==> design.v <==
module vDFFE(clk, load, in, out);
  parameter n=1;
  input clk, load;
  input [n-1:0] in;
  output [n-1:0] out;
  reg [n-1:0] out;
  reg [n-1:0] vDFF_in;
  always@(*)
    vDFF_in = (load) ? in : out;
  always @(posedge clk)
    out <= vDFF_in;
endmodule
module shifter(in, shift, sout);
	input [15:0] in;
	input [1:0] shift;
	output reg [15:0] sout;
	always@(*) begin
		case(shift)
			2'b00: sout = in;
			2'b01: sout = in << 1;
			2'b10: sout = in >> 1;
			2'b11: begin
				sout = in >> 1;
				sout[15] = in[15];
			end
			default: sout = in;
		endcase
	end
endmodule
module ALU(Ain, Bin, ALUop, out, Z);
	input [15:0] Ain, Bin;
	input [1:0] ALUop;
	output reg Z;
	output reg [15:0] out;
	always@(*) begin
		casex(ALUop)
			2'b00: out = Ain + Bin;
			2'b01: out = Ain - Bin;
			2'b10: out = Ain & Bin;
			2'b11: out = ~Bin;
			default: out = 16'bxxxxxxxxxxxxxxxx;
		endcase
		Z = (out == 16'b0) ? 1'b1 : 1'b0;
	end
endmodule
module regfile(data_in, writenum, write, readnum, clk, data_out);
	input [15:0] data_in;
	input [2:0] writenum, readnum;
	input write, clk;
	output reg [15:0] data_out;
	reg [7:0] writenum_out, readnum_out;
	reg [15:0] R0, R1, R2, R3, R4, R5, R6, R7;
	always@(*) begin
		writenum_out = 8'b0;
		case(writenum)
			3'b000: writenum_out[0] = 1'b1;
			3'b001: writenum_out[1] = 1'b1;
			3'b010: writenum_out[2] = 1'b1;
			3'b011: writenum_out[3] = 1'b1;
			3'b100: writenum_out[4] = 1'b1;
			3'b101: writenum_out[5] = 1'b1;
			3'b110: writenum_out[6] = 1'b1;
			3'b111: writenum_out[7] = 1'b1;
			default: writenum_out = 8'b0;
		endcase
	end
	always@(posedge clk) begin
		if(write) begin
			case(writenum_out)
				8'b00000001: R0 <= data_in;
				8'b00000010: R1 <= data_in;
				8'b00000100: R2 <= data_in;
				8'b00001000: R3 <= data_in;
				8'b00010000: R4 <= data_in;
				8'b00100000: R5 <= data_in;
				8'b01000000: R6 <= data_in;
				8'b10000000: R7 <= data_in;
				default: {R0, R1, R2, R3, R4, R5, R6, R7} <= {8'b0, 8'b0, 8'b0, 8'b0, 8'b0, 8'b0, 8'b0, 8'b0};
			endcase
		end
	end
	always@(*) begin
		readnum_out = 8'b0;
		case(readnum)
			3'b000: readnum_out[0] = 1'b1;
			3'b001: readnum_out[1] = 1'b1;
			3'b010: readnum_out[2] = 1'b1;
			3'b011: readnum_out[3] = 1'b1;
			3'b100: readnum_out[4] = 1'b1;
			3'b101: readnum_out[5] = 1'b1;
			3'b110: readnum_out[6] = 1'b1;
			3'b111: readnum_out[7] = 1'b1;
			default: readnum_out = 8'b0;
		endcase
	end
	always@(*) begin
		case(readnum_out)
			8'b00000001: data_out = R0;
			8'b00000010: data_out = R1;
			8'b00000100: data_out = R2;
			8'b00001000: data_out = R3;
			8'b00010000: data_out = R4;
			8'b00100000: data_out = R5;
			8'b01000000: data_out = R6;
			8'b10000000: data_out = R7;
			default: data_out = 16'b0;
		endcase
	end
endmodule
module datapath(clk,readnum,vsel,loada,loadb,shift,asel,bsel,ALUop,loadc,loads,writenum,write,mdata,PC,sximm5,sximm8,Z_out,datapath_out);
  input clk;
  input [2:0] readnum, writenum;
  input [1:0] ALUop, shift;
  input write, loada, loadb, asel, bsel, loadc, loads;
  input [1:0] vsel;
  input [15:0] sximm5, sximm8, mdata;
  input [7:0] PC;
  output [15:0] datapath_out;
  output [2:0] Z_out;
  wire [15:0] data_out;
  wire [15:0] out;
  wire [15:0] sout;
  wire Z;
  wire [15:0] in;
  wire [15:0] in_loadA;
  wire [15:0] datapath_out;
  wire [2:0] Z_out;
  reg [15:0] data_in;
  reg [15:0] Ain;
  reg [15:0] Bin;
  reg [2:0] status_in;
  regfile REGFILE(.data_in(data_in),.writenum(writenum),.write(write),.readnum(readnum),.clk(clk),.data_out(data_out));
  ALU U2(.Ain(Ain),.Bin(Bin),.ALUop(ALUop),.out(out),.Z(Z));
  shifter U1(.in(in),.shift(shift),.sout(sout));
  always@(*)begin   
    case(vsel)
      2'b00: data_in = datapath_out;
      2'b01: data_in = {8'b0, PC};
      2'b10: data_in = sximm8;
      2'b11: data_in = mdata;
      default: data_in = 16'b0;
    endcase
  end
  always@(*)begin
    if(asel == 1'b1)  
      Ain = 16'b0000000000000000;
    else
      Ain = in_loadA;
  end
  always@(*)begin
    if(bsel == 1'b1)  
      Bin = sximm5;
    else
      Bin = sout;
  end
  always@(*) begin
    status_in[2] = (Ain[15]^Bin[15]) ? 0 : (out[15]^Ain[15]);
    status_in[1] = out[15];
    status_in[0] = Z;
  end
  vDFFE #(16) A(clk, loada, data_out, in_loadA);
  vDFFE #(16) B(clk, loadb, data_out, in);
  vDFFE #(16) C(clk, loadc, out, datapath_out);
  vDFFE #(3) STATUS(clk, loads, status_in, Z_out);
endmodule
module cpu(clk, reset, s, load, in, out, N, V, Z, w);
    input clk, reset, s, load;
    input [15:0] in;
    output [15:0] out;
    output reg N, V, Z, w;
    parameter Swait = 4'b0000, Sdecode = 4'b0001, SgetA = 4'b0010, SgetB = 4'b0011, Swrite = 4'b0100, Srewrite = 4'b0101, Salu = 4'b0110, Sshift = 4'b0111, Sloadout = 4'b1000;
    wire [15:0] decoder_in;
    reg [1:0] op, shift;
    reg [15:0] sximm5, sximm8;
    reg [2:0] opcode, readnum, writenum;
    reg [3:0] state;
    reg [2:0] nsel;
    reg [1:0] vsel;
    reg loada, loadb, asel, bsel, loadc, loads, write;
    wire [2:0] Z_out;
    vDFFE #(16) Instruct_Reg(clk, load, in, decoder_in);
    always@(*) begin
        op = decoder_in[12:11];
        sximm5 = { {11{decoder_in[4]}}, decoder_in[4:0] };
        sximm8 = { {8{decoder_in[7]}}, decoder_in[7:0] };
        shift = decoder_in[4:3];
        opcode = decoder_in[15:13];
    end
    always@(*)begin
       case(nsel)
            3'b001: begin
                readnum = decoder_in[2:0];
                writenum = decoder_in[2:0];
            end  
            3'b010: begin
                readnum = decoder_in[7:5];
                writenum = decoder_in[7:5];
            end  
            3'b100: begin
                readnum = decoder_in[10:8];
                writenum = decoder_in[10:8];
            end  
            default: {readnum, writenum} = 3'b0;
        endcase 
    end
    reg [3:0] state_t;
    reg w_t;
    reg [2:0] nsel_t;
    reg [1:0] vsel_t;
    reg loada_t, loadb_t, asel_t, bsel_t, loadc_t, loads_t, write_t;
    always @(posedge clk) begin
        {state_t, w_t, nsel_t, vsel_t} = {state, w, nsel, vsel};
        {loada_t, loadb_t, asel_t, bsel_t, loadc_t, loads_t, write_t} = {loada, loadb, asel, bsel, loadc, loads, write};
        if(reset == 1'b1) {w_t, state_t} = {1'b1, Swait};
        else begin
            case(state_t)
                Sdecode: begin
                    if(opcode == 3'b110 && op == 2'b10) {w_t, state_t} = {1'b0, Swrite};
                    else {w_t, state_t} = {1'b0, SgetA};
                end
                Swrite: state_t = Swait;
                Swait: begin 
                    state_t = (s == 1'b1) ? Sdecode : Swait;
                    w_t = ~s;
                end
                SgetA: state_t = SgetB;
                SgetB: begin
                    if(opcode == 3'b110 && op == 2'b0) state_t = Sshift;
                    else if(opcode == 3'b101) state_t = Salu;
                end
                Salu: state_t = Sloadout;
                Sshift: state_t = Sloadout;
                Sloadout: state_t = Srewrite;
                Srewrite: state_t = Swait;
                default: {state_t, w_t} = {Swait, 1'b1};
            endcase
        end
        case(state_t)
            SgetA: {nsel_t, loada_t, loadb_t} = {3'b100, 1'b1, 1'b0};
            SgetB: {nsel_t, loadb_t, loada_t} = {3'b001, 1'b1, 1'b0};
            Salu: {asel_t, bsel_t} = {1'b0, 1'b0};
            Sshift: {asel_t, bsel_t} = {1'b1, 1'b0};
            Sloadout: {loadc_t, loads_t} = {1'b1, 1'b1};
            Srewrite: {vsel_t, nsel_t, write_t} = {2'b0, 3'b010, 1'b1};
            Swrite: {vsel_t, nsel_t, write_t} = {2'b10, 3'b100, 1'b1};
            default: begin 
                {nsel_t, vsel_t} = {3'b0, 2'b0};
                {loada_t, loadb_t, loadc_t, loads_t, asel_t, bsel_t, write_t} = 1'b0;
            end
        endcase
        {state, w, nsel, vsel} <= {state_t, w_t, nsel_t, vsel_t};
        {loada, loadb, asel, bsel, loadc, loads, write} <= {loada_t, loadb_t, asel_t, bsel_t, loadc_t, loads_t, write_t};
    end
    datapath DP(
        .clk(clk), 
        .readnum(readnum), 
        .vsel(vsel), 
        .loada(loada), 
        .loadb(loadb), 
        .shift(shift),
        .asel(asel),
        .bsel(bsel),
        .ALUop(op),
        .loadc(loadc),
        .loads(loads),
        .writenum(writenum),
        .write(write),
        .mdata(16'b0),
        .PC(8'b0),
        .sximm5(sximm5),
        .sximm8(sximm8),
        .Z_out(Z_out),
        .datapath_out(out)
    );
    always @(*) begin
        V = Z_out[2];
        N = Z_out[1];
        Z = Z_out[0];
    end
endmodule
==> run.sh <==
#!/bin/bash
# the make line also repeats each setting of config.mk as NAME=value (left out here)
make -C /OpenROAD-flow-scripts/flow DESIGN_CONFIG=/design/flow/config.mk WORK_HOME=/design/flow/orfs CLKGATE_MAP_FILE= finish
==> config.mk <==
export PLATFORM = sky130hd
export DESIGN_NAME = cpu
export DESIGN_NICKNAME = cpu
export VERILOG_FILES = /design/flow/design.v
export SDC_FILE = /design/flow/constraint.sdc
export NUM_CORES = 4
export LEC_CHECK = 0
export CAP_MARGIN = 35
export CELL_PAD_IN_SITES_DETAIL_PLACEMENT = 0
export CELL_PAD_IN_SITES_GLOBAL_PLACEMENT = 3
export CORE_MARGIN = 2
export CORE_UTILIZATION = 40
export CTS_CLUSTER_DIAMETER = 148
export SETUP_SLACK_MARGIN = 1.47
export SLEW_MARGIN = 20
==> constraint.sdc <==
create_clock -name core_clock -period 5.72 [get_ports {clk}]
set_input_delay 1.1440 -clock core_clock [delete_from_list [all_inputs] [get_ports {clk}]]
set_output_delay 1.1440 -clock core_clock [all_outputs]
set_load 0.01 [all_outputs]
==> ci_impl_report.md, run 1 <==
## PnR job results

| Metric | Value |
|---|---|
| Min-Delay Endpoint | `state[0]$_DFF_P_` |
| Post-synth ARST share | `0` |
| Worst path bufs/invs | `2` |
| Cell internal pwr | `0.003037 W` |
| Synth cell count leaders | `edfxtp_1 (199), nor2_1 (169), nand2_1 (83), a21oi_1 (65), o21ai_0 (48)` |
| TritonCTS Buffers | `25` |
| DP Area | `11220 sq um` |
| Post-DRT Antenna Nets | `0` |
| Area grow syn2layout | `22.65%` |
| Crit-path max FO | `7` |
| CP Cell Sequence | `buf_6 -> buf_4 -> ha_4 -> nand2_2 -> a21oi_1 -> a21oi_2 -> ha_4 -> nor2_1 -> xnor2_1 -> ha_1 -> a21o_1 -> a211oi_2 -> nor3_1 -> or3_4 -> nor2_2 -> or4b_4 -> nor4bb_4 -> and4bb_1` |
| Number of cells on the worst reg-to-reg path | `18` |
| Reg2reg start | `Instruct_Reg.out[3]$_DFFE_PP_` |
| Stage-log warning count | `34` |
| Routed wire length | `30570 um` |
| Max-Cap Viols | `0` |
| Crit path DRT | `6.12 ns` |
| GR Util met2 | `0.3840` |
| Hold_buf cts | `0` |
| Clock Skew | `0.02058 ns` |
| Status | `timing/DRC/antenna clean` |
| CP Class | `register to register` |
| Top Consumer | `sequential cells` |
| Clock power share | `0.342` |
| Ys Warns | `7` |
| H-tree depth | `1` |
| CTS root buf | `clkbuf_16` |
| GRT Overall Usage | `0.2228` |
| Remaining DRCs | `0` |
| CTS Buffer Depth | `3` |
| Critical Path AT | `4.61 ns` |
| Peak VDD IR | `0.0002366 V` |
| Initial antenna violation count | `0` |
| Worst slew pin tran | `0.9029 ns` |
| CP Launch Type | `register` |
| FF+latch area | `6256 sq um` |
| IO Pins | `40` |
| Die area | `27370 sq um` |
| Final #Nets | `1069` |
| Critical Path Most Common Cell | `ha_4` |
| Leakage power | `4.672 nW` |
| Via/cell ratio | `5.534` |
| HPWL Detailed | `20880 um` |
| Antenna Cells | `0` |
| P_sw | `0.001206 W` |
| HP Class | `register to register` |
| Final setup violating endpoints | `0` |
| Yosys stat chip area | `10420 sq um` |
| Dominant cell area share | `0.5732` |
| Min cycle time layout | `4.205 ns` |
| Seq group | `0.00183 W` |
| Init Core Util | `0.4035` |
| Power per cell area | `331.9 nW/um^2` |
| Setup crit end kind | `register` |
| TritonCTS clock tree | `done` |
| Worst r2r dst | `DP.STATUS.out[0]$_DFFE_PP_` |
| Critical Path Max Stage Delay | `0.51 ns` |
| Mapped Nets | `970` |
| Met1 Usage GRT | `0.3017` |
| Clk slew on worst S/H paths | `0.06 ns` |
| Power share of the combinational group | `0.227` |
| Mux area share | `0.03517` |
| Aoi share | `0.1265` |
| Netlist Area Pre-Place | `10420 sq um` |
| Grt peak-use layer | `met2` |
| Hold path start | `state[6]$_DFF_P_` |
| Setup TNS | `0 ns` |
| Synth Area in Simple Gates | `0.1630` |
| Post-synth top flop | `edfxtp_1` |
| Yosys top cell by instances | `edfxtp_1` |
| Syn Inst Count | `926` |
| Post-synth cell types | `70` |
| Die Span X | `165.4 um` |
| Logic area | `4259 sq um` |
| Clock insertion delay at the later pin of the skew report | `0.54 ns` |
| Xor/xnor share | `0.02184` |
| DR WL/cell | `22.25 um` |
| Syn Area/Cell | `11.26 sq um` |
| Power share of the sequential group | `0.430` |
| Fin. max-slew vios | `0` |
| Max_slew headroom | `0.3808` |
| Core Region | `25840 sq um` |
| Num rows | `59` |
| Sw frac | `0.2843` |
| Met3 Resource Use GR | `0.03022` |
| #FFs+latches synth | `213` |
| R2R setup slack | `1.51 ns` |
| WHS Path Cells | `2` |
| Pin count of the biggest net entering global routing | `35` |
| Pre-antenna DRT Iters | `5` |
| F_max | `237.8 MHz` |
| Height of the die | `165.4 um` |
| Crit path depth | `18` |
| FILL cells | `2361` |
| Final hold vios | `0` |
| Via count | `7604` |
| First-pass GRT wire length | `45140 um` |
| Clock Sink Count | `213` |
| Total grt overflow | `0` |
| Yosys top cell by area | `edfxtp_1` |
| CP Launch Point | `Instruct_Reg.out[3]$_DFFE_PP_` |
| Logic power comb | `0.000965 W` |
| Unrepaired setup endpoints after global routing | `true` |
| Vias in the first global route | `7389` |
| Comb area leader | `simple AND/OR/NAND/NOR gates` |
| Slowest CP cell | `or4b_4` |
| Layout Cell Area excl Fill | `12790 sq um` |
| Synth Seq Share | `0.6001` |
| Largest delay share family, worst path | `simple AND/OR/NAND/NOR gates` |
| Power Clock | `0.00145 W` |
| GPL Wtd Cong | `0.8505` |
| Detailed Route Iter0 Violations | `545` |
| Worst setup path endpoint | `DP.STATUS.out[0]$_DFFE_PP_` |
| Synth Area in Adders | `0.02952` |
| Final period utilization | `0.7352` |
| Port-buffer cells | `39` |
| Synth area leaders | `edfxtp_1 (57%), nor2_1 (6.1%), a21oi_1 (3.1%)` |
| Number of enable flip-flop cells | `199` |
| Yosys Instances | `926` |
[metrics by stage]
stage                       util  total power, W  setup slack [ns]  instances  hold slack [ns]
after global placement    0.4313        0.002632             1.024       1274           0.4417
after detailed placement  0.4344        0.002636            0.8631       1279           0.4587
after global routing      0.4949        0.004415             1.324       1374           0.4796
after floorplan                -        0.002377             1.708        926           0.4227
after CTS                 0.4738        0.004144             1.487       1333           0.4658
final                     0.4949        0.004243             1.515       1374           0.4680
[cell type report]
type                    instances  share of cell area
clock buffers                  32             0.05098
well taps                     335             0.03278
multi-input cells             659              0.3331
clock inverters                 9            0.006361
inverters                      14            0.004404
repair buffers                111             0.08249
flip-flops and latches        213              0.4893
repair inverters                1           0.0005871
[timing repair]
action / in CTS / in global routing
setup endpoints to repair: 6 / 4
pin swaps: 9 / 31
gates cloned: 2 / 1
buffers inserted: 11 / 29
gates resized: 34 / 44
[per-layer routing]
| metal | routed length, um | share of wire |
|---|---|---|
| met5 | 0 | 0 |
| met4 | 567 | 0.019 |
| met3 | 1198 | 0.039 |
| met2 | 15070 | 0.49 |
| met1 | 13730 | 0.45 |
==> inputs of run 2 (changes only) <==
Settings changed: ABC_AREA set to 1, CAP_MARGIN 35 to 15, CELL_PAD_IN_SITES_DETAIL_PLACEMENT 0 to unset, CELL_PAD_IN_SITES_GLOBAL_PLACEMENT 3 to unset, CORE_UTILIZATION 40 to 72, CTS_CLUSTER_DIAMETER 148 to 29, CTS_CLUSTER_SIZE set to 71, MAX_ROUTING_LAYER set to met4, PLACE_DENSITY_LB_ADDON set to 0.27, SETUP_SLACK_MARGIN 1.47 to 0.96.
Clock period 5.72 ns to 3.65 ns, I/O delays scaled along.
==> run 2 against run 1 <==
Effect of this change: the run now fails in global routing (5_1_grt); area after synthesis is 2.2% lower; synthesized cell count is 7.9% higher; die size is 45% lower.
==> ci_impl_report.md, run 2 <==
### Flow metrics

| Metric | Value |
|---|---|
| Init Core Util | `0.7345 (+0.3310)` |
| Post-synth cell types | `46 (-34%)` |
| Syn Area/Cell | `10.20 sq um (-9.4%)` |
| Post-synth ARST share | `0 (unchanged)` |
| Mapped Nets | `1043 (+7.5%)` |
| Num rows | `43 (-27%)` |
| GPL Wtd Cong | `0.9008 (+5.9%)` |
| Mux area share | `0.004909 (-0.03026)` |
| Syn Inst Count | `999 (+7.9%)` |
| TritonCTS Buffers | `39 (+56%)` |
| Yosys top cell by instances | `nor2_1` |
| Total grt overflow | `983` |
| Number of enable flip-flop cells | `199 (unchanged)` |
| Synth area leaders | `edfxtp_1 (59%), nor2_1 (7.4%), nand2_1 (6.3%)` |
| Ys Warns | `7 (unchanged)` |
| GRT Overall Usage | `1.027` |
| Comb area leader | `simple AND/OR/NAND/NOR gates` |
| Yosys stat chip area | `10190 sq um (-2.2%)` |
| Aoi share | `0.09610 (-0.03040)` |
| Synth Seq Share | `0.6136 (+0.01355)` |
| HPWL Detailed | `18080 um (-13%)` |
| Err | `[ERROR GRT-0232] Routing congestion too high. Check the congestion heatmap in the GUI.` |
| Synth cell count leaders | `nor2_1 (201), edfxtp_1 (199), nand2_1 (172), inv_1 (76), a21oi_1 (47)` |
| Die area | `15130 sq um (-45%)` |
| IO Pins | `40 (unchanged)` |
| Hold_buf cts | `0 (unchanged)` |
| Die Span X | `123.0 um (-26%)` |
| Yosys top cell by area | `edfxtp_1` |
| Yosys Instances | `999 (+7.9%)` |
| Height of the die | `123.0 um (-26%)` |
| CTS root buf | `clkbuf_16` |
| H-tree depth | `2 (+1)` |
| Clock Sink Count | `213 (unchanged)` |
| Netlist Area Pre-Place | `10190 sq um (-2.2%)` |
| Synth Area in Simple Gates | `0.1954 (+0.03240)` |
| Dominant cell area share | `0.5862 (+0.01294)` |
| Failing step | `global routing (5_1_grt)` |
| Cells after DPL | `1235 (-3.4%)` |
| Status | `aborted with a tool error` |
| Dpl ws | `-0.1138 ns (-0.9769 ns)` |
| Post-synth top flop | `edfxtp_1` |
| #FFs+latches synth | `213 (unchanged)` |
| CTS Buffer Depth | `3 (unchanged)` |
| Xor/xnor share | `0.01375 (-0.008098)` |
| Port-buffer cells | `39 (unchanged)` |
| Synth Area in Adders | `0.03019 (+0.0006667)` |
| Core Region | `13880 sq um (-46%)` |
[run 2: layer usage]
layer,GRT usage,GRT overflow
met1,0.9292,26
met2,1.209,648
met3,0.8630,56
met4,1.121,253
met5,-,-
[run 2: what timing repair did]
item / CTS
resized: 71
endpoints found under the setup margin: 29
pin swaps: 54
buffers inserted: 27
[run 2: stage by stage]
step | power (W) | TNS, ns | cell area [sq um]
CTS | 0.007943 | 0 | 12930
detailed placement | 0.004083 | -0.1138 | 11150
global placement | 0.004054 | -0.005493 | 11150
floorplan | 0.003687 | 0 | 10350
==> inputs of run 3 (changes only) <==
Settings changed: ABC_AREA 1 to unset, CAP_MARGIN 15 to 20, CORE_ASPECT_RATIO set to 0.61, CORE_UTILIZATION 72 to 60, CTS_CLUSTER_DIAMETER 29 to 288, CTS_CLUSTER_SIZE 71 to unset, GPL_ROUTABILITY_DRIVEN set to 1, GPL_TIMING_DRIVEN set to 1, MIN_ROUTING_LAYER set to met1, PLACE_DENSITY set to 0.73, PLACE_DENSITY_LB_ADDON 0.27 to unset, SETUP_SLACK_MARGIN 0.96 to -0.19, TNS_END_PERCENT set to 25.
Clock period 3.65 ns to 5.23 ns, I/O delays scaled along.
==> run 3 against run 2 <==
Effect of this change: the run now finishes clean; synthesized cell count decreased by 7.3%; die size up 22%; area after synthesis grew 2.3%.
==> ci_impl_report.md, run 3 <==
## PnR job results

| Metric | Value |
|---|---|
| Hold_buf cts | `0 (unchanged)` |
| Power share of the sequential group | `0.462` |
| First-pass GRT wire length | `42290 um` |
| Seq group | `0.00200 W` |
| Via/cell ratio | `6.437` |
| Grt peak-use layer | `met1` |
| Power Total | `0.004324 W` |
| Clk slew on worst S/H paths | `0.07 ns` |
| Yosys Instances | `926 (-7.3%)` |
| Setup ws final | `0.3130 ns` |
| Power Clock | `0.00146 W` |
| Min cycle time layout | `4.917 ns` |
| TritonCTS clock tree | `done` |
| Synth Area in Adders | `0.02952 (-0.0006667)` |
| CP Launch Point | `Instruct_Reg.out[3]$_DFFE_PP_` |
| CTS root buf | `clkbuf_16` |
| CTS Buffer Depth | `3 (unchanged)` |
| Clock power share | `0.339` |
| Clock insertion delay at the later pin of the skew report | `0.50 ns` |
| Antenna Cells | `0` |
| CP Class | `register to register` |
| Die Span X | `172.8 um (+40%)` |
| FF+latch area | `6256 sq um` |
| HPWL Detailed | `18990 um (+5.1%)` |
| Dominant cell area share | `0.5732 (-0.01294)` |
| Core Region | `16940 sq um (+22%)` |
| Sw frac | `0.2821` |
| Power share of the combinational group | `0.200` |
| Worst setup path endpoint | `DP.STATUS.out[0]$_DFFE_PP_` |
| Final #Nets | `1001` |
| Slowest CP cell | `ha_1` |
| Number of cells on the worst reg-to-reg path | `16` |
| Routed wire length | `27790 um` |
| #FFs+latches synth | `213 (unchanged)` |
| Met3 Resource Use GR | `0.06028` |
| Vias in the first global route | `7325` |
| Final setup violating endpoints | `0` |
| DR WL/cell | `23.10 um` |
| Post-DRT Antenna Nets | `0` |
| Height of the die | `107.0 um (-13%)` |
| Port-buffer cells | `39 (unchanged)` |
| Dpl ws | `0.4814 ns (+0.5952 ns)` |
| Mux area share | `0.03517 (+0.03026)` |
| Hold path start | `state[6]$_DFF_P_` |
| Logic area | `3933 sq um` |
| CP Launch Type | `register` |
| Post-synth top flop | `edfxtp_1` |
| GPL Wtd Cong | `0.9274 (+3.0%)` |
| IO Pins | `40 (unchanged)` |
| Die area | `18480 sq um (+22%)` |
| FILL cells | `1260` |
| Finished Layout Cells | `1203` |
| Via count | `7744` |
| Syn Inst Count | `926 (-7.3%)` |
| Met1 Usage GRT | `0.4664` |
| Num rows | `37 (-14%)` |
| WHS Path Cells | `2` |
| Post-CTS Setup Repair Bufs | `0 (-100%)` |
| Max-Cap Viols | `0` |
| Detailed Route Iter0 Violations | `1084` |
| Fin. max-slew vios | `0` |
| Setup crit end kind | `register` |
| Post-synth cell types | `70 (+52%)` |
| Xor/xnor share | `0.02184 (+0.008098)` |
| Post-synth ARST share | `0 (unchanged)` |
| Worst slew pin tran | `1.104 ns` |
| GR Util met2 | `0.4461` |
| Area grow syn2layout | `11.69%` |
| Cell internal pwr | `0.003104 W` |
| Ys Warns | `7 (unchanged)` |
| Mapped Nets | `970 (-7.0%)` |
| Comb area leader | `simple AND/OR/NAND/NOR gates` |
| Reg2reg start | `Instruct_Reg.out[3]$_DFFE_PP_` |
| Remaining DRCs | `0` |
| Largest delay share family, worst path | `AND-OR/OR-AND gates` |
| Power per cell area | `371.4 nW/um^2` |
| Final hold vios | `0` |
| Max_slew headroom | `0.2639` |
| CP Cell Sequence | `inv_1 -> ha_1 -> o21ai_0 -> a2bb2oi_1 -> nor3_2 -> a31oi_1 -> xnor2_1 -> ha_1 -> a2111oi_0 -> o21ai_0 -> nor3_2 -> nor4_1 -> o41a_1 -> nor2_1 -> nor4bb_1 -> and4bb_1` |
| Worst r2r dst | `DP.STATUS.out[0]$_DFFE_PP_` |
| Yosys top cell by instances | `edfxtp_1` |
| DP Area | `10990 sq um (-1.4%)` |
| Pre-antenna DRT Iters | `6` |
| Logic power comb | `0.000863 W` |
| Initial antenna violation count | `0` |
| Aoi share | `0.1265 (+0.03040)` |
| Critical Path AT | `5.27 ns` |
| Init Core Util | `0.6153 (-0.1192)` |
| Critical Path Max Stage Delay | `0.51 ns` |
| Yosys stat chip area | `10420 sq um (+2.3%)` |
| GRT Overall Usage | `0.3123` |
| Final period utilization | `0.9401` |
| Top Consumer | `sequential cells` |
| Worst path bufs/invs | `1` |
| Layout Cell Area excl Fill | `11640 sq um` |
| Crit path DRT | `5.58 ns` |
| Synth cell count leaders | `edfxtp_1 (199), nor2_1 (169), nand2_1 (83), a21oi_1 (65), o21ai_0 (48)` |
| H-tree depth | `1 (-1)` |
| Status | `timing/DRC/antenna clean` |
| Leakage power | `4.226 nW` |
| Crit-path max FO | `16` |
| Pin count of the biggest net entering global routing | `34` |
| Clock Sink Count | `213 (unchanged)` |
| R2R setup slack | `0.31 ns` |
| Min-Delay Endpoint | `state[0]$_DFF_P_` |
| Resized cells post-CTS | `0 (-100%)` |
| F_max | `203.4 MHz` |
| Crit path depth | `16` |
| Number of enable flip-flop cells | `199 (unchanged)` |
| HP Class | `register to register` |
| TritonCTS Buffers | `20 (-49%)` |
| Yosys top cell by area | `edfxtp_1` |
| Peak VDD IR | `0.0002169 V` |
| Netlist Area Pre-Place | `10420 sq um (+2.3%)` |
| Synth Seq Share | `0.6001 (-0.01355)` |
| Synth area leaders | `edfxtp_1 (57%), nor2_1 (6.1%), a21oi_1 (3.1%)` |
| Cells after DPL | `1169 (-5.3%)` |
| Total grt overflow | `0` |
| Syn Area/Cell | `11.26 sq um (+10%)` |
| Stage-log warning count | `31` |
| Clock Skew | `0.01942 ns` |
| P_sw | `0.001220 W` |
| Hold WS | `0.4713 ns` |
| Synth Area in Simple Gates | `0.1630 (-0.03240)` |
[run 3: stage by stage]
step	utilization	TNS, ns
2_1_floorplan	-	0
3_3_place_gp	0.6486	0
3_5_place_dp	0.6489	0
4_1_cts	0.6869	0
5_1_grt	0.6872	-0.006222
6_report	0.6872	0
[run 3: routing by layer]
metal | vias to the layer above | share of wire
li1 | 3459 | -
met3 | 43 | 0.12
met2 | 499 | 0.43
met1 | 3743 | 0.44
met5 | - | 0
met4 | 0 | 0.020
[run 3: final cells by class]
| class | count | share of cell area |
|---|---|---|
| sequential | 213 | 0.5373 |
| timing repair buffer | 49 | 0.03997 |
| clock buffer | 23 | 0.04578 |
| inverter | 14 | 0.004513 |
| multi-input combinational | 659 | 0.3377 |
| clock inverter | 11 | 0.009564 |
| tap | 234 | 0.02515 |
==> inputs of run 4 (changes only) <==
Settings changed: CAP_MARGIN 20 to 15, CORE_ASPECT_RATIO 0.61 to unset, CORE_UTILIZATION 60 to 66, CTS_CLUSTER_DIAMETER 288 to unset, GPL_ROUTABILITY_DRIVEN 1 to unset, GPL_TIMING_DRIVEN 1 to unset, MAX_ROUTING_LAYER met4 to unset, MIN_ROUTING_LAYER met1 to unset, PLACE_DENSITY 0.73 to unset, SETUP_SLACK_MARGIN -0.19 to 0.7, TNS_END_PERCENT 25 to unset.
Clock period 5.23 ns to 2.85 ns, I/O delays scaled along.
==> run 4 against run 3 <==
Effect of this change: now fails the layout checks on negative setup slack; worst hold slack lost 0.0088 ns; sequential share of layout area shrank 8.0 points; maximum frequency is 20% higher; combinational power rose to 3.0 times the previous value; final area is 17% higher; die size is 9.0% lower; area after synthesis did not move; cell count grew 11%; synthesized cell count stayed put; via count rose by 17%; clock-buffer cell count is 6 higher; utilization rose by 21 points; largest power group unchanged; highest routed layer unchanged.
==> ci_impl_report.md, run 4 <==
## PnR job results

| Metric | Value |
|---|---|
| Unrepaired setup endpoints after global routing | `true` |
| CP Cell Sequence | `buf_4 -> ha_4 -> buf_4 -> o21ai_2 -> a2bb2oi_4 -> nor4_4 -> a41o_1 -> buf_4 -> o21ai_2 -> xnor2_1 -> ha_1 -> o21a_1 -> nand3_2 -> o31ai_4 -> nand2b_4 -> mux2i_1 -> or3_1 -> and4bb_1` |
| First-pass GRT wire length | `47150 um (+11%)` |
| Layout Cell Area excl Fill | `13680 sq um (+17%)` |
| Synth area leaders | `edfxtp_1 (57%), nor2_1 (6.1%), a21oi_1 (3.1%)` |
| Synth Area in Simple Gates | `0.1630 (unchanged)` |
| Cells after DPL | `1263 (+8.0%)` |
| CP Launch Point | `Instruct_Reg.out[3]$_DFFE_PP_` |
| TritonCTS clock tree | `done` |
| Total grt overflow | `0 (unchanged)` |
| Ys Warns | `7 (unchanged)` |
| WHS Path Cells | `2 (unchanged)` |
| Sw frac | `0.2955 (+0.01340)` |
| Dpl ws | `-1.165 ns (-1.646 ns)` |
| HPWL Detailed | `19730 um (+3.9%)` |
| Critical Path Max Stage Delay | `0.43 ns (-0.08 ns)` |
| Pin count of the biggest net entering global routing | `32 (-5.9%)` |
| Yosys top cell by area | `edfxtp_1` |
| Die area | `16820 sq um (-9.0%)` |
| DP Area | `12080 sq um (+9.9%)` |
| R2R setup slack | `-1.24 ns (-1.55 ns)` |
| Worst slew pin tran | `1.009 ns (-0.09546 ns)` |
| GRT Overall Usage | `0.3722 (+0.05987)` |
| Top Consumer | `sequential cells` |
| TritonCTS Buffers | `22 (+10%)` |
| Clk slew on worst S/H paths | `0.06 ns (about the same)` |
| Setup crit end kind | `register` |
| Fin. max-slew vios | `0 (unchanged)` |
| Port-buffer cells | `39 (unchanged)` |
| Syn Area/Cell | `11.26 sq um (unchanged)` |
| Post-synth top flop | `edfxtp_1` |
| HP Class | `register to register` |
| Routed wire length | `33900 um (+22%)` |
| Max-Cap Viols | `0 (unchanged)` |
| Min-Delay Endpoint | `state[0]$_DFF_P_` |
| Aoi share | `0.1265 (unchanged)` |
| Core Region | `15310 sq um (-9.6%)` |
| Init Core Util | `0.6807 (+0.06545)` |
| Post-DRT Antenna Nets | `0 (unchanged)` |
| Pre-antenna DRT Iters | `7 (+1)` |
| Worst setup path endpoint | `DP.STATUS.out[0]$_DFFE_PP_` |
| Remaining DRCs | `0 (unchanged)` |
| Synth cell count leaders | `edfxtp_1 (199), nor2_1 (169), nand2_1 (83), a21oi_1 (65), o21ai_0 (48)` |
| Final #Nets | `1155 (+15%)` |
| Seq group | `0.00367 W (+84%)` |
| Mapped Nets | `970 (unchanged)` |
| Synth Seq Share | `0.6001 (unchanged)` |
| Clock power share | `0.317 (-0.022)` |
| Vias in the first global route | `8644 (+18%)` |
| Reg2reg start | `Instruct_Reg.out[3]$_DFFE_PP_` |
| Leakage power | `5.174 nW (+22%)` |
| Mux area share | `0.03517 (unchanged)` |
| CP Launch Type | `register` |
| IO Pins | `40 (unchanged)` |
| Yosys top cell by instances | `edfxtp_1` |
| Final setup violating endpoints | `15 (+15)` |
| Final period utilization | `1.434 (+0.4938)` |
| Hold path start | `state[6]$_DFF_P_` |
| Largest delay share family, worst path | `simple AND/OR/NAND/NOR gates` |
| Netlist Area Pre-Place | `10420 sq um (unchanged)` |
| Post-synth ARST share | `0 (unchanged)` |
| F_max | `244.7 MHz (+20%)` |
| Yosys stat chip area | `10420 sq um (unchanged)` |
| #FFs+latches synth | `213 (unchanged)` |
| GPL Wtd Cong | `0.8992 (-3.0%)` |
| Setup TNS | `-12.05 ns (-12.05 ns)` |
| Logic power comb | `0.00255 W (+200%)` |
| Power share of the combinational group | `0.280 (+0.080)` |
| CP Class | `register to register` |
| Antenna Cells | `0 (unchanged)` |
| Clock insertion delay at the later pin of the skew report | `0.51 ns (about the same)` |
| Final hold vios | `0 (unchanged)` |
| Slowest CP cell | `edfxtp_1` |
| Initial antenna violation count | `0 (unchanged)` |
| Number of enable flip-flop cells | `199 (unchanged)` |
| Critical Path Most Common Cell | `buf_4` |
| Die Span X | `129.7 um (-25%)` |
| Min cycle time layout | `4.087 ns (-0.8302 ns)` |
| Fail Reasons | `negative setup slack` |
| Clock Skew | `0.02026 ns (+0.0008375 ns)` |
| Stage-log warning count | `36 (+16%)` |
| Dominant cell area share | `0.5732 (unchanged)` |
| Via/cell ratio | `6.769 (+5.1%)` |
| Post-synth cell types | `70 (unchanged)` |
| Detailed Route Iter0 Violations | `1766 (+63%)` |
| Peak VDD IR | `0.0007930 V (+270%)` |
| Crit-path max FO | `8 (-8)` |
| Critical Path AT | `4.45 ns (-0.82 ns)` |
| DR WL/cell | `25.37 um (+9.8%)` |
| Num rows | `45 (+22%)` |
| Max_slew headroom | `0.3083 (+0.04441)` |
| Syn Inst Count | `926 (unchanged)` |
| Status | `failed layout checks` |
| Xor/xnor share | `0.02184 (unchanged)` |
| Via count | `9043 (+17%)` |
| Hold_buf cts | `0 (unchanged)` |
| Power share of the sequential group | `0.403 (-0.059)` |
| Synth Area in Adders | `0.02952 (unchanged)` |
| Hold WS | `0.4625 ns (-0.008769 ns)` |
| P_sw | `0.002695 W (+120%)` |
| Finished Layout Cells | `1336 (+11%)` |
| CTS root buf | `clkbuf_16` |
| H-tree depth | `1 (unchanged)` |
| Cell internal pwr | `0.006424 W (+110%)` |
| Crit path depth | `18 (+2)` |
| Yosys Instances | `926 (unchanged)` |
| Crit path DRT | `3.21 ns (-2.37 ns)` |
| Height of the die | `129.7 um (+21%)` |
| Worst path bufs/invs | `3 (+2)` |
| Power Clock | `0.00289 W (+98%)` |
| Setup ws final | `-1.237 ns (-1.550 ns)` |
| Worst r2r dst | `DP.STATUS.out[0]$_DFFE_PP_` |
| Number of cells on the worst reg-to-reg path | `18 (+2)` |
| Clock Sink Count | `213 (unchanged)` |
| Comb area leader | `simple AND/OR/NAND/NOR gates` |
| Area grow syn2layout | `31.18%` |
| Power per cell area | `666.8 nW/um^2 (+80%)` |
| CTS Buffer Depth | `3 (unchanged)` |
## run 4: cell type report
| cell class | count | area [sq um] |
|---|---|---|
| well taps | 211 | 264.0 |
| inverters | 14 | 60.06 |
| multi-input cells | 659 | 4638 |
| repair buffers | 201 | 1740 |
| fillers | 640 | 1639 |
| flip-flops and latches | 213 | 6260 |
| clock inverters | 9 | 75.07 |
| clock buffers | 29 | 638.1 |
## run 4: routing by layer
layer  share of wire  up-vias  GRT usage
met3            0.11      206    0.04666
met1            0.34     4255     0.4783
met2            0.49      824     0.6498
li1                -     3758          -
met5               0        -          0
met4           0.058        0     0.1442
## run 4: timing repair
action	4_1_cts	5_1_grt
pin swaps	28	44
gates resized	79	84
setup endpoints to repair	237	210
cloned	1	0
buffers inserted	16	18
## run 4: stage by stage
stage | utilization | power [W]
final | 0.8930 | 0.009119
after global routing | 0.8930 | 0.009327
after CTS | 0.8646 | 0.008668
after detailed placement | 0.7890 | 0.005717
after global placement | 0.7890 | 0.005644
after floorplan | - | 0.004867
==> inputs of run 5 (changes only) <==
Settings changed: ABC_AREA set to 1, CORE_UTILIZATION 66 to 72, CTS_CLUSTER_DIAMETER set to 29, CTS_CLUSTER_SIZE set to 71, MAX_ROUTING_LAYER set to met4, PLACE_DENSITY set to 0.35, SETUP_SLACK_MARGIN 0.7 to 0.35.
==> run 5 against run 4 <==
Effect of this change: die size is 10% lower; synthesized cell count is 7.9% higher; the flow now stops in global routing (5_1_grt); area after synthesis is 2.2% lower.
==> ci_impl_report.md, run 5 <==
### Flow metrics

| Metric | Value |
|---|---|
| Status | `aborted with a tool error` |
| Failing step | `global routing (5_1_grt)` |
| Err | `[ERROR GRT-0116] Global routing finished with congestion. Check the congestion regions in the DRC Viewer.` |
| Init Core Util | `0.7345 (+0.05373)` |
| DP Area | `11900 sq um (-1.5%)` |
| Syn Area/Cell | `10.20 sq um (-9.4%)` |
| Total grt overflow | `41` |
| H-tree depth | `2 (+1)` |
| Hold_buf cts | `0 (unchanged)` |
| CTS Buffer Depth | `3 (unchanged)` |
| Mapped Nets | `1043 (+7.5%)` |
| Port-buffer cells | `39 (unchanged)` |
| Synth Area in Simple Gates | `0.1954 (+0.03240)` |
| Number of enable flip-flop cells | `199 (unchanged)` |
| Post-synth ARST share | `0 (unchanged)` |
| GPL Wtd Cong | `0.9717 (+8.1%)` |
| Core Region | `13880 sq um (-9.4%)` |
| Die area | `15130 sq um (-10%)` |
| Height of the die | `123.0 um (-5.2%)` |
| Synth area leaders | `edfxtp_1 (59%), nor2_1 (7.4%), nand2_1 (6.3%)` |
| IO Pins | `40 (unchanged)` |
| Post-synth cell types | `46 (-34%)` |
| Synth Seq Share | `0.6136 (+0.01355)` |
| Synth cell count leaders | `nor2_1 (201), edfxtp_1 (199), nand2_1 (172), inv_1 (76), a21oi_1 (47)` |
| Yosys top cell by area | `edfxtp_1` |
| Num rows | `43 (-4.4%)` |
| Dominant cell area share | `0.5862 (+0.01294)` |
| #FFs+latches synth | `213 (unchanged)` |
| Comb area leader | `simple AND/OR/NAND/NOR gates` |
| CTS root buf | `clkbuf_16` |
| Netlist Area Pre-Place | `10190 sq um (-2.2%)` |
| GRT Overall Usage | `0.8243` |
| Aoi share | `0.09610 (-0.03040)` |
| Post-synth top flop | `edfxtp_1` |
| Yosys top cell by instances | `nor2_1` |
| Mux area share | `0.004909 (-0.03026)` |
| Clock Sink Count | `213 (unchanged)` |
| Xor/xnor share | `0.01375 (-0.008098)` |
| Syn Inst Count | `999 (+7.9%)` |
| Yosys stat chip area | `10190 sq um (-2.2%)` |
| Die Span X | `123.0 um (-5.2%)` |
| Synth Area in Adders | `0.03019 (+0.0006667)` |
| Ys Warns | `7 (unchanged)` |
| TritonCTS Buffers | `34 (+55%)` |
| HPWL Detailed | `20140 um (+2.1%)` |
| Yosys Instances | `999 (+7.9%)` |
==> run 5: layer usage <==
layer / overflow / track usage
met5: - / -
met4: 16 / 0.8132
met3: 0 / 0.6665
met2: 25 / 0.9503
met1: 0 / 0.8220
==> run 5: per-stage QoR <==
step             util  power (W)  hold WS, ns  worst slack, ns  cells
4_1_cts        0.9697    0.01014       0.4602           -1.024   1401
3_5_place_dp   0.8572   0.005619       0.4324          -0.7824   1329
3_3_place_gp   0.8572   0.005577       0.4241          -0.7906   1329
2_1_floorplan       -   0.004726       0.4127          -0.4946    999
==> run 5: timing repair <==
item	CTS
resized	87
endpoints found under the setup margin	75
pin swaps	58
buffers inserted	12
gates cloned	0
==> inputs of run 6 (changes only) <==
Settings changed: CAP_MARGIN 15 to 20, CTS_CLUSTER_DIAMETER 29 to 45, CTS_CLUSTER_SIZE 71 to 72, HOLD_SLACK_MARGIN set to 0.28, MAX_ROUTING_LAYER met4 to unset, PLACE_DENSITY 0.35 to 0.36, SETUP_SLACK_MARGIN 0.35 to -0.16.
Clock period 2.85 ns to 3.22 ns, I/O delays scaled along.
==> run 6 against run 5 <==
Effect of this change: the run fails in clock tree synthesis (4_1_cts); synthesized cell count unchanged; area after synthesis unchanged; die size unchanged.
==> ci_impl_report.md, run 6 <==
### Flow metrics

| Metric | Value |
|---|---|
| Status | `aborted with a tool error` |
| Failing step | `clock tree synthesis (4_1_cts)` |
| Err | `[ERROR DPL-0033] detailed placement checks failed during check placement.` |
| Number of enable flip-flop cells | `199 (unchanged)` |
| Post-synth ARST share | `0 (unchanged)` |
| Mux area share | `0.004909 (unchanged)` |
| GPL Wtd Cong | `0.9735 (+0.19%)` |
| Comb area leader | `simple AND/OR/NAND/NOR gates` |
| Syn Area/Cell | `10.20 sq um (unchanged)` |
| Synth cell count leaders | `nor2_1 (201), edfxtp_1 (199), nand2_1 (172), inv_1 (76), a21oi_1 (47)` |
| Synth Area in Simple Gates | `0.1954 (unchanged)` |
| Core Region | `13880 sq um (unchanged)` |
| Die Span X | `123.0 um (unchanged)` |
| HPWL Detailed | `17850 um (-11%)` |
| Xor/xnor share | `0.01375 (unchanged)` |
| Yosys top cell by area | `edfxtp_1` |
| Post-synth cell types | `46 (unchanged)` |
| Port-buffer cells | `39 (unchanged)` |
| Yosys top cell by instances | `nor2_1` |
| Die area | `15130 sq um (unchanged)` |
| Synth Area in Adders | `0.03019 (unchanged)` |
| Aoi share | `0.09610 (unchanged)` |
| IO Pins | `40 (unchanged)` |
| Height of the die | `123.0 um (unchanged)` |
| Syn Inst Count | `999 (unchanged)` |
| Yosys Instances | `999 (unchanged)` |
| Netlist Area Pre-Place | `10190 sq um (unchanged)` |
| Mapped Nets | `1043 (unchanged)` |
| Synth Seq Share | `0.6136 (unchanged)` |
| Synth area leaders | `edfxtp_1 (59%), nor2_1 (7.4%), nand2_1 (6.3%)` |
| Init Core Util | `0.7345 (unchanged)` |
| #FFs+latches synth | `213 (unchanged)` |
| Ys Warns | `7 (unchanged)` |
| Post-synth top flop | `edfxtp_1` |
| Dominant cell area share | `0.5862 (unchanged)` |
| Yosys stat chip area | `10190 sq um (unchanged)` |
| Num rows | `43 (unchanged)` |
-- run 6: stage by stage --
| stage | instances | setup WS [ns] | instance area [sq um] | hold slack [ns] | setup TNS, ns |
|---|---|---|---|---|---|
| 2_1_floorplan | 999 | -0.1588 | 10240 | 0.4127 | -0.3810 |
| 3_3_place_gp | 1292 | -0.3919 | 11470 | 0.4293 | -2.810 |
| 3_5_place_dp | 1292 | -0.5570 | 11470 | 0.4369 | -4.422 |
==> inputs of run 7 (changes only) <==
Settings changed: CTS_CLUSTER_DIAMETER 45 to unset, CTS_CLUSTER_SIZE 72 to unset, HOLD_SLACK_MARGIN 0.28 to unset, PLACE_DENSITY 0.36 to unset, SETUP_SLACK_MARGIN -0.16 to 0.82, TNS_END_PERCENT set to 5.
Clock period 3.22 ns to 3.46 ns, I/O delays scaled along.
==> run 7 against run 6 <==
Effect of this change: the layout now fails its checks (negative setup slack); synthesized cell count unchanged; area after synthesis unchanged; die size unchanged.
==> ci_impl_report.md, run 7 <==
## PnR job results

| Metric | Value |
|---|---|
| Power per cell area | `567.3 nW/um^2` |
| Synth Area in Adders | `0.03019 (unchanged)` |
| Power Clock | `0.00240 W` |
| Crit path DRT | `3.82 ns` |
| Power Total | `0.007126 W` |
| Pre-antenna DRT Iters | `7` |
| Die area | `15130 sq um (unchanged)` |
| GRT Overall Usage | `0.4004` |
| Top Consumer | `sequential cells` |
| Status | `failed layout checks` |
| DR WL/cell | `24.31 um` |
| CP Class | `register to register` |
| Worst setup path endpoint | `DP.STATUS.out[0]$_DFFE_PP_` |
| Synth Area in Simple Gates | `0.1954 (unchanged)` |
| First-pass GRT wire length | `44880 um` |
| Worst r2r dst | `DP.STATUS.out[0]$_DFFE_PP_` |
| Layout Cell Area excl Fill | `12560 sq um` |
| HPWL Detailed | `18650 um (+4.5%)` |
| Core Region | `13880 sq um (unchanged)` |
| Power share of the combinational group | `0.240` |
| IO Pins | `40 (unchanged)` |
| Seq group | `0.00301 W` |
| Power share of the sequential group | `0.423` |
| TritonCTS clock tree | `done` |
| Xor/xnor share | `0.01375 (unchanged)` |
| Initial antenna violation count | `0` |
| Peak VDD IR | `0.0004799 V` |
| Setup crit end kind | `register` |
| Ys Warns | `7 (unchanged)` |
| Height of the die | `123.0 um (unchanged)` |
| Fail Reasons | `negative setup slack` |
| Vias in the first global route | `8476` |
| Mux area share | `0.004909 (unchanged)` |
| Init Core Util | `0.7345 (unchanged)` |
| Clock insertion delay at the later pin of the skew report | `0.54 ns` |
| Crit-path max FO | `4` |
| Syn Area/Cell | `10.20 sq um (unchanged)` |
| Setup ws final | `-0.3719 ns` |
| Synth area leaders | `edfxtp_1 (59%), nor2_1 (7.4%), nand2_1 (6.3%)` |
| F_max | `261.0 MHz` |
| Number of enable flip-flop cells | `199 (unchanged)` |
| Clock power share | `0.337` |
| Stage-log warning count | `37` |
| Cell internal pwr | `0.005006 W` |
| TritonCTS Buffers | `22` |
| Post-synth top flop | `edfxtp_1` |
| Detailed Route Iter0 Violations | `1320` |
| Yosys stat chip area | `10190 sq um (unchanged)` |
| Post-synth ARST share | `0 (unchanged)` |
| CP Launch Point | `Instruct_Reg.out[3]$_DFFE_PP_` |
| Critical Path Max Stage Delay | `0.42 ns` |
| Pin count of the biggest net entering global routing | `19` |
| WHS Path Cells | `2` |
| Via count | `8964` |
| Slowest CP cell | `edfxtp_1` |
| Antenna Cells | `0` |
| Clock Skew | `0.02916 ns` |
| Sw frac | `0.2976` |
| Final setup violating endpoints | `10` |
| P_sw | `0.002121 W` |
| Reg2reg start | `Instruct_Reg.out[3]$_DFFE_PP_` |
| #FFs+latches synth | `213 (unchanged)` |
| Synth cell count leaders | `nor2_1 (201), edfxtp_1 (199), nand2_1 (172), inv_1 (76), a21oi_1 (47)` |
| Yosys top cell by instances | `nor2_1` |
| Worst path bufs/invs | `5` |
| Area grow syn2layout | `23.21%` |
| Max-Cap Viols | `0` |
| Yosys top cell by area | `edfxtp_1` |
| Min-Delay Endpoint | `state[0]$_DFF_P_` |
| Critical Path AT | `4.19 ns` |
| Aoi share | `0.09610 (unchanged)` |
| DP Area | `11360 sq um (-0.98%)` |
| CTS root buf | `clkbuf_16` |
| Clock Sink Count | `213` |
| Logic power comb | `0.00171 W` |
| Post-synth cell types | `46 (unchanged)` |
| Fin. max-slew vios | `0` |
| Final #Nets | `1183` |
| FILL cells | `570` |
| Critical Path Most Common Cell | `nand2_1` |
| Post-DRT Antenna Nets | `0` |
| Remaining DRCs | `0` |
| Setup TNS | `-2.449 ns` |
| Hold path start | `state[6]$_DFF_P_` |
| Final period utilization | `1.107` |
| HP Class | `register to register` |
| Crit path depth | `23` |
| Unrepaired setup endpoints after global routing | `true` |
| Routed wire length | `32460 um` |
| Worst slew pin tran | `1.056 ns` |
| Via/cell ratio | `6.715` |
| Num rows | `43 (unchanged)` |
| CP Cell Sequence | `buf_4 -> buf_4 -> ha_4 -> buf_6 -> a21oi_2 -> nand2_1 -> nand2_2 -> buf_6 -> nand2_1 -> inv_2 -> nand3_4 -> nor2_4 -> nor2_2 -> xor2_1 -> ha_1 -> a21oi_2 -> o21ai_1 -> nand3b_1 -> o21ai_1 -> o211ai_1 -> nor2_1 -> nand2_1 -> nor3_2` |
| Final core area utilization | `0.9049` |
| Number of cells on the worst reg-to-reg path | `23` |
| CP Launch Type | `register` |
| Synth Seq Share | `0.6136 (unchanged)` |
| Dpl ws | `-0.3391 ns (+0.2179 ns)` |
| Min cycle time layout | `3.832 ns` |
| Comb area leader | `simple AND/OR/NAND/NOR gates` |
| Die Span X | `123.0 um (unchanged)` |
| Port-buffer cells | `39 (unchanged)` |
| R2R setup slack | `-0.37 ns` |
| H-tree depth | `1` |
| Total grt overflow | `0` |
| Syn Inst Count | `999 (unchanged)` |
| Clk slew on worst S/H paths | `0.07 ns` |
| Max_slew headroom | `0.2961` |
| Netlist Area Pre-Place | `10190 sq um (unchanged)` |
| Largest delay share family, worst path | `simple AND/OR/NAND/NOR gates` |
| GPL Wtd Cong | `0.9355 (-3.9%)` |
| Mapped Nets | `1043 (unchanged)` |
| Leakage power | `5.110 nW` |
| Final hold vios | `0` |
| Dominant cell area share | `0.5862 (unchanged)` |
| CTS Buffer Depth | `3` |
| Yosys Instances | `999 (unchanged)` |
[run 7: area by class of cell]
| cell class | count | area, sq um | share of cell area |
|---|---|---|---|
| flip-flops and latches | 213 | 6256 | 0.4981 |
| multi-input cells | 670 | 3816 | 0.3038 |
| repair buffers | 144 | 1209 | 0.09622 |
| clock buffers | 30 | 590.6 | 0.04702 |
| inverters | 88 | 336.6 | 0.02680 |
| well taps | 180 | 225.2 | 0.01793 |
| clock inverters | 10 | 127.6 | 0.01016 |
[run 7: metrics by stage]
step	std cells	hold WS, ns
after floorplan	999	0.4127
after global routing	1335	0.4760
after CTS	1325	0.4550
final	1335	0.4493
after detailed placement	1278	0.4407
after global placement	1278	0.4278
[run 7: routing by layer]
layer / vias to the layer above / GRT usage / routed length (um) / part of all wire
met5: - / 0 / 0 / 0
met4: 0 / 0.2024 / 2440 / 0.075
met3: 239 / 0.09271 / 3947 / 0.12
met2: 830 / 0.6813 / 15550 / 0.48
met1: 4137 / 0.4803 / 10520 / 0.32
li1: 3758 / - / - / -
[run 7: what timing repair did]
| action | CTS | global route |
|---|---|---|
| buffers inserted | 7 | 10 |
| pin swaps | 25 | 57 |
| endpoints found under the setup margin | 19 | 25 |
| hold buffers | 0 | 0 |
| gates resized | 45 | 64 |
| endpoints found under the hold margin | 0 | 0 |
| cloned | 0 | 0 |
==> inputs of run 8 (changes only) <==
Settings changed: ABC_AREA 1 to unset, CORE_UTILIZATION 72 to 8, SETUP_SLACK_MARGIN 0.82 to unset, TNS_END_PERCENT 5 to unset.
Clock period 3.46 ns to 10.4 ns, I/O delays scaled along.
==> run 8 against run 7 <==
Effect of this change: now clean on timing, DRC and antenna; via count decreased by 18%; combinational power fell by 75%; sequential power down 66%.
==> ci_impl_report.md, run 8 <==
## PnR job results

| Metric | Value |
|---|---|
| Final hold vios | `0 (unchanged)` |
| Detailed Route Iter0 Violations | `682 (-48%)` |
| Hold path start | `state[6]$_DFF_P_` |
| Final #Nets | `1004 (-15%)` |
| Yosys top cell by area | `edfxtp_1` |
| Syn Area/Cell | `11.26 sq um (+10%)` |
| Post-synth cell types | `70 (+52%)` |
| Post-synth top flop | `edfxtp_1` |
| Dominant cell area share | `0.5732 (-0.01294)` |
| Crit-path max FO | `20 (+16)` |
| Core Region | `129500 sq um (+830%)` |
| Critical Path Max Stage Delay | `0.60 ns (+0.18 ns)` |
| Height of the die | `365.0 um (+200%)` |
| Remaining DRCs | `0 (unchanged)` |
| Mapped Nets | `970 (-7.0%)` |
| Final setup violating endpoints | `0 (-10)` |
| Yosys stat chip area | `10420 sq um (+2.3%)` |
| Setup TNS | `0 ns (+2.449 ns)` |
| Stage-log warning count | `31 (-16%)` |
| Clock power share | `0.341 (+0.004)` |
| Final core area utilization | `0.1047 (-0.8002)` |
| Init Core Util | `0.08051 (-0.6539)` |
| Yosys Instances | `926 (-7.3%)` |
| WHS Path Cells | `2 (unchanged)` |
| Hold_buf cts | `0 (unchanged)` |
| Seq group | `0.00101 W (-66%)` |
| Max-Cap Viols | `0 (unchanged)` |
| Synth cell count leaders | `edfxtp_1 (199), nor2_1 (169), nand2_1 (83), a21oi_1 (65), o21ai_0 (48)` |
| HPWL Detailed | `22050 um (+18%)` |
| Synth Area in Simple Gates | `0.1630 (-0.03240)` |
| Crit path DRT | `10.77 ns (+6.95 ns)` |
| Setup crit end kind | `register` |
| #FFs+latches synth | `213 (unchanged)` |
| Logic power comb | `0.000430 W (-75%)` |
| Ys Warns | `7 (unchanged)` |
| Final period utilization | `0.4943 (-0.6132)` |
| Worst slew pin tran | `1.022 ns (-0.03405 ns)` |
| CP Class | `register to register` |
| Hold WS | `0.4639 ns (+0.01457 ns)` |
| Crit path depth | `17 (-26%)` |
| Power share of the sequential group | `0.461 (+0.038)` |
| Clock Sink Count | `213 (unchanged)` |
| Routed wire length | `31000 um (-4.5%)` |
| TritonCTS clock tree | `done` |
| Number of enable flip-flop cells | `199 (unchanged)` |
| Top Consumer | `sequential cells` |
| Via/cell ratio | `2.715 (-60%)` |
| CTS Buffer Depth | `3 (unchanged)` |
| Slowest CP cell | `ha_1` |
| Num rows | `132 (+210%)` |
| CP Launch Point | `Instruct_Reg.out[4]$_DFFE_PP_` |
| Yosys top cell by instances | `edfxtp_1` |
| Die area | `133200 sq um (+780%)` |
| Syn Inst Count | `926 (-7.3%)` |
| Power per cell area | `160.8 nW/um^2 (-72%)` |
| Xor/xnor share | `0.02184 (+0.008098)` |
| Pre-antenna DRT Iters | `5 (-2)` |
| FILL cells | `14.91k (+2500%)` |
| CTS root buf | `clkbuf_16` |
| Worst r2r dst | `DP.STATUS.out[0]$_DFFE_PP_` |
| R2R setup slack | `5.26 ns (+5.63 ns)` |
| Cell internal pwr | `0.001554 W (-69%)` |
| Power Total | `0.002180 W (-69%)` |
| Critical Path AT | `5.51 ns (+1.32 ns)` |
| Comb area leader | `simple AND/OR/NAND/NOR gates` |
| Post-CTS Setup Repair Bufs | `0 (-7)` |
| Synth Seq Share | `0.6001 (-0.01355)` |
| Synth Area in Adders | `0.02952 (-0.0006667)` |
| Netlist Area Pre-Place | `10420 sq um (+2.3%)` |
| GRT Overall Usage | `0.04562 (-0.3548)` |
| Clock Skew | `0.02817 ns (-0.0009857 ns)` |
| Min cycle time layout | `5.140 ns (+1.308 ns)` |
| HP Class | `register to register` |
| Clock insertion delay at the later pin of the skew report | `0.53 ns (about the same)` |
| Synth area leaders | `edfxtp_1 (57%), nor2_1 (6.1%), a21oi_1 (3.1%)` |
| GPL Wtd Cong | `0.7773 (-17%)` |
| Initial antenna violation count | `2 (+2)` |
| IO Pins | `40 (unchanged)` |
| First-pass GRT wire length | `45880 um (+2.2%)` |
| Aoi share | `0.1265 (+0.03040)` |
| Port-buffer cells | `39 (unchanged)` |
| Vias in the first global route | `7279 (-14%)` |
| CP Launch Type | `register` |
| F_max | `194.5 MHz (-25%)` |
| CP Cell Sequence | `inv_1 -> ha_1 -> inv_1 -> a2bb2oi_1 -> nor3_2 -> and3_1 -> a21oi_1 -> xnor2_1 -> ha_1 -> and3_1 -> o211ai_1 -> nor2b_1 -> o31ai_1 -> nand2b_1 -> mux2i_1 -> or3_1 -> and4bb_1` |
| Status | `timing/DRC/antenna clean` |
| Pin count of the biggest net entering global routing | `35 (+16)` |
| Worst path bufs/invs | `2 (-3)` |
| H-tree depth | `1 (unchanged)` |
| Fin. max-slew vios | `0 (unchanged)` |
| Number of cells on the worst reg-to-reg path | `17 (-26%)` |
| P_sw | `0.0006259 W (-70%)` |
| Resized cells post-CTS | `0 (-100%)` |
| Total grt overflow | `0 (unchanged)` |
| Min-Delay Endpoint | `state[0]$_DFF_P_` |
| Worst setup path endpoint | `DP.STATUS.out[0]$_DFFE_PP_` |
| Clk slew on worst S/H paths | `0.06 ns (about the same)` |
| Post-synth ARST share | `0 (unchanged)` |
| Max_slew headroom | `0.3188 (+0.02270)` |
| Peak VDD IR | `0.0001099 V (-77%)` |
| Via count | `7382 (-18%)` |
| Area grow syn2layout | `30.08%` |
| Die Span X | `365.0 um (+200%)` |
| Leakage power | `4.250 nW (-17%)` |
| Post-DRT Antenna Nets | `0 (unchanged)` |
| Sw frac | `0.2871 (-0.01047)` |
| TritonCTS Buffers | `23 (+4.5%)` |
| Power share of the combinational group | `0.197 (-0.043)` |
| Reg2reg start | `Instruct_Reg.out[4]$_DFFE_PP_` |
| Mux area share | `0.03517 (+0.03026)` |
| Power Clock | `0.000744 W (-69%)` |
| DR WL/cell | `11.40 um (-53%)` |
| Largest delay share family, worst path | `simple AND/OR/NAND/NOR gates` |
| Unrepaired setup endpoints after global routing | `false` |
[run 8: per-layer routing]
| layer | vias up | share of wire | global-route usage |
|---|---|---|---|
| met1 | 3613 | 0.41 | 0.05441 |
| met3 | 43 | 0.12 | 0.02190 |
| met4 | 0 | 0.024 | 0.01259 |
| li1 | 3454 | - | - |
| met2 | 272 | 0.45 | 0.07266 |
| met5 | - | 0 | 0 |
[run 8: stage by stage]
step                      cells  worst slack, ns  instance area (sq um)
after global routing       2719            4.936                  13560
final                      2719            5.260                  13560
after detailed placement   2677            5.399                  12870
after CTS                  2718            5.332                  13550
after global placement     2677            5.512                  12870
after floorplan             926            6.388                  10430
[run 8: layout make-up]
class,count,area (sq um),share of cell area
Tap cell,1742,2180,0.1607
Sequential cell,213,6256,0.4613
Timing Repair Buffer,49,465.4,0.03432
Clock inverter,11,72.57,0.005352
Clock buffer,30,601.8,0.04438
Inverter,14,52.55,0.003875
Antenna cell,1,2.502,0.0001845
Multi-Input combinational cell,659,3930,0.2898
==> inputs of run 9 (changes only) <==
Settings changed: ABC_AREA set to 1, CORE_UTILIZATION 8 to 72, PLACE_DENSITY set to 0.38.
Clock period 10.4 ns to 3.02 ns, I/O delays scaled along.
==> run 9 against run 8 <==
Effect of this change: highest routed layer is now met5; sequential power grew to 3.4 times the previous value; register-to-register slack lost 7.0 ns; maximum frequency grew 7.2%; clock skew shrank 0.0079 ns; the layout now fails its checks (negative setup slack).
==> ci_impl_report.md, run 9 <==
## PnR job results

| Metric | Value |
|---|---|
| Aoi share | `0.09610 (-0.03040)` |
| Slowest CP cell | `edfxtp_1` |
| Clk slew on worst S/H paths | `0.07 ns (about the same)` |
| FF+latch area | `6256 sq um (unchanged)` |
| Worst path bufs/invs | `6 (+4)` |
| Max_slew headroom | `0.1671 (-0.1517)` |
| H-tree depth | `1 (unchanged)` |
| Synth area leaders | `edfxtp_1 (59%), nor2_1 (7.4%), nand2_1 (6.3%)` |
| Top Consumer | `sequential cells` |
| CTS root buf | `clkbuf_16` |
| Total grt overflow | `0 (unchanged)` |
| Post-synth top flop | `edfxtp_1` |
| Yosys top cell by instances | `nor2_1` |
| Worst slew pin tran | `1.249 ns (+0.2275 ns)` |
| Clock Skew | `0.02022 ns (-0.007948 ns)` |
| DR WL/cell | `31.77 um (+180%)` |
| Vias in the first global route | `9303 (+28%)` |
| Setup crit end kind | `register` |
| Die Span X | `123.0 um (-66%)` |
| Fin. max-slew vios | `0 (unchanged)` |
| Leakage power | `5.378 nW (+27%)` |
| Yosys top cell by area | `edfxtp_1` |
| Via/cell ratio | `7.700 (+180%)` |
| Port-buffer cells | `39 (unchanged)` |
| CP Class | `register to register` |
| GPL Wtd Cong | `0.9552 (+23%)` |
| FILL cells | `399 (-97%)` |
| HPWL Detailed | `19550 um (-11%)` |
| Final hold vios | `0 (unchanged)` |
| Power per cell area | `671.4 nW/um^2 (+320%)` |
| Ys Warns | `7 (unchanged)` |
| Min-Delay Endpoint | `state[0]$_DFF_P_` |
| Crit path DRT | `3.39 ns (-7.38 ns)` |
| Critical Path Max Stage Delay | `0.47 ns (-0.13 ns)` |
| Final #Nets | `1231 (+23%)` |
| Hold path start | `state[6]$_DFF_P_` |
| Synth Area in Simple Gates | `0.1954 (+0.03240)` |
| Final core area utilization | `0.9395 (+0.8348)` |
| TritonCTS Buffers | `22 (-4.3%)` |
| First-pass GRT wire length | `50500 um (+10%)` |
| GRT Overall Usage | `0.4538 (+0.4082)` |
| Height of the die | `123.0 um (-66%)` |
| Dominant cell area share | `0.5862 (+0.01294)` |
| Worst setup path endpoint | `DP.STATUS.out[0]$_DFFE_PP_` |
| Number of cells on the worst reg-to-reg path | `24 (+7)` |
| GR Util met2 | `0.7738 (+0.7012)` |
| Min cycle time layout | `4.794 ns (-0.3468 ns)` |
| Initial antenna violation count | `3 (+1)` |
| #FFs+latches synth | `213 (unchanged)` |
| CP Cell Sequence | `inv_2 -> ha_4 -> buf_6 -> a21oi_1 -> nand2_1 -> nand2_1 -> buf_4 -> nand2_1 -> inv_2 -> nand3_4 -> nor2_4 -> nor2_2 -> xor2_1 -> ha_1 -> buf_4 -> buf_4 -> nand2_4 -> o21bai_1 -> a21oi_1 -> o21ai_1 -> nand2_1 -> nor2_2 -> nand2_2 -> nor3_2` |
| Critical Path AT | `5.17 ns (-0.34 ns)` |
| Die area | `15130 sq um (-89%)` |
| Final period utilization | `1.587 (+1.093)` |
| Peak VDD IR | `0.0006277 V (+470%)` |
| Power Clock | `0.00276 W (+270%)` |
| Syn Area/Cell | `10.20 sq um (-9.4%)` |
| Netlist Area Pre-Place | `10190 sq um (-2.2%)` |
| Fail Reasons | `negative setup slack` |
| Setup ws final | `-1.774 ns (-7.033 ns)` |
| Logic area | `3960 sq um (+0.76%)` |
| CTS Buffer Depth | `3 (unchanged)` |
| Post-synth cell types | `46 (-34%)` |
| Xor/xnor share | `0.01375 (-0.008098)` |
| Number of enable flip-flop cells | `199 (unchanged)` |
| Power share of the combinational group | `0.288 (+0.091)` |
| WHS Path Cells | `2 (unchanged)` |
| Reg2reg start | `Instruct_Reg.out[3]$_DFFE_PP_` |
| Post-synth ARST share | `0 (unchanged)` |
| Detailed Route Iter0 Violations | `2876 (+320%)` |
| Power share of the sequential group | `0.397 (-0.064)` |
| Core Region | `13880 sq um (-89%)` |
| Final setup violating endpoints | `31 (+31)` |
| Crit path depth | `24 (+7)` |
| Mux area share | `0.004909 (-0.03026)` |
| IO Pins | `40 (unchanged)` |
| Init Core Util | `0.7345 (+0.6539)` |
| Yosys Instances | `999 (+7.9%)` |
| Area grow syn2layout | `27.92%` |
| Cell internal pwr | `0.005818 W (+270%)` |
| Synth cell count leaders | `nor2_1 (201), edfxtp_1 (199), nand2_1 (172), inv_1 (76), a21oi_1 (47)` |
| Grt peak-use layer | `met2` |
| Cells after DPL | `1318 (-51%)` |
| Seq group | `0.00347 W (+240%)` |
| P_sw | `0.002937 W (+370%)` |
| Logic power comb | `0.00252 W (+490%)` |
| F_max | `208.6 MHz (+7.2%)` |
| Unrepaired setup endpoints after global routing | `true` |
| Clock insertion delay at the later pin of the skew report | `0.53 ns (about the same)` |
| TritonCTS clock tree | `done` |
| Remaining DRCs | `0 (unchanged)` |
| HP Class | `register to register` |
| Mapped Nets | `1043 (+7.5%)` |
| Stage-log warning count | `37 (+19%)` |
| Syn Inst Count | `999 (+7.9%)` |
| Comb area leader | `simple AND/OR/NAND/NOR gates` |
| Synth Area in Adders | `0.03019 (+0.0006667)` |
| Worst r2r dst | `DP.STATUS.out[0]$_DFFE_PP_` |
| Pre-antenna DRT Iters | `17 (+12)` |
| Routed wire length | `43870 um (+42%)` |
| Via count | `10.63k (+44%)` |
| Clock power share | `0.315 (-0.026)` |
| Clock Sink Count | `213 (unchanged)` |
| Yosys stat chip area | `10190 sq um (-2.2%)` |
| Status | `failed layout checks` |
| Met1 Usage GRT | `0.5032 (+0.4488)` |
| Post-DRT Antenna Nets | `0 (unchanged)` |
| R2R setup slack | `-1.77 ns (-7.03 ns)` |
| Pin count of the biggest net entering global routing | `19 (-46%)` |
| Sw frac | `0.3355 (+0.04835)` |
| Num rows | `43 (-67%)` |
| CP Launch Point | `Instruct_Reg.out[3]$_DFFE_PP_` |
| Met3 Resource Use GR | `0.1139 (+0.09203)` |
| Hold_buf cts | `0 (unchanged)` |
| Power Total | `0.008755 W (+300%)` |
| Finished Layout Cells | `1381 (-49%)` |
| Largest delay share family, worst path | `simple AND/OR/NAND/NOR gates` |
| Crit-path max FO | `12 (-40%)` |
| Critical Path Most Common Cell | `nand2_1` |
| Synth Seq Share | `0.6136 (+0.01355)` |
| CP Launch Type | `register` |
| Max-Cap Viols | `0 (unchanged)` |
[run 9: final cells by class]
cell class                 instances  area share
antenna                            3   0.0005756
clock buffer                      27     0.04528
clock inverter                     8    0.005277
inverter                          88     0.02610
multi-input combinational        670      0.3037
sequential                       213      0.4797
tap                              180     0.01727
timing repair buffer             192      0.1221
[run 9: metrics by stage]
step | instance area (sq um) | hold WS (ns) | TNS, ns | worst slack (ns)
floorplan | 10280 | 0.4127 | -1.520 | -0.3424
global placement | 11720 | 0.4190 | -5.349 | -0.6001
detailed placement | 11720 | 0.4521 | -7.283 | -0.7312
CTS | 12620 | 0.4625 | -5.911 | -0.6235
global route | 13040 | 0.4911 | -18.76 | -2.117
finish | 13040 | 0.4716 | -17.22 | -1.774
[run 9: timing repair]
item | 4_1_cts | 5_1_grt
buffers inserted | 14 | 12
pin swaps | 22 | 46
setup endpoints to repair | 15 | 17
resized | 41 | 92
[run 9: metal layers]
layer | routed length, um | vias to the layer above
li1 | - | 3859
met1 | 11910 | 4613
met2 | 18210 | 1506
met3 | 7602 | 644
met4 | 5869 | 12
met5 | 272 | -
Power figures rest on the tool's default switching activity, not on a simulated workload.
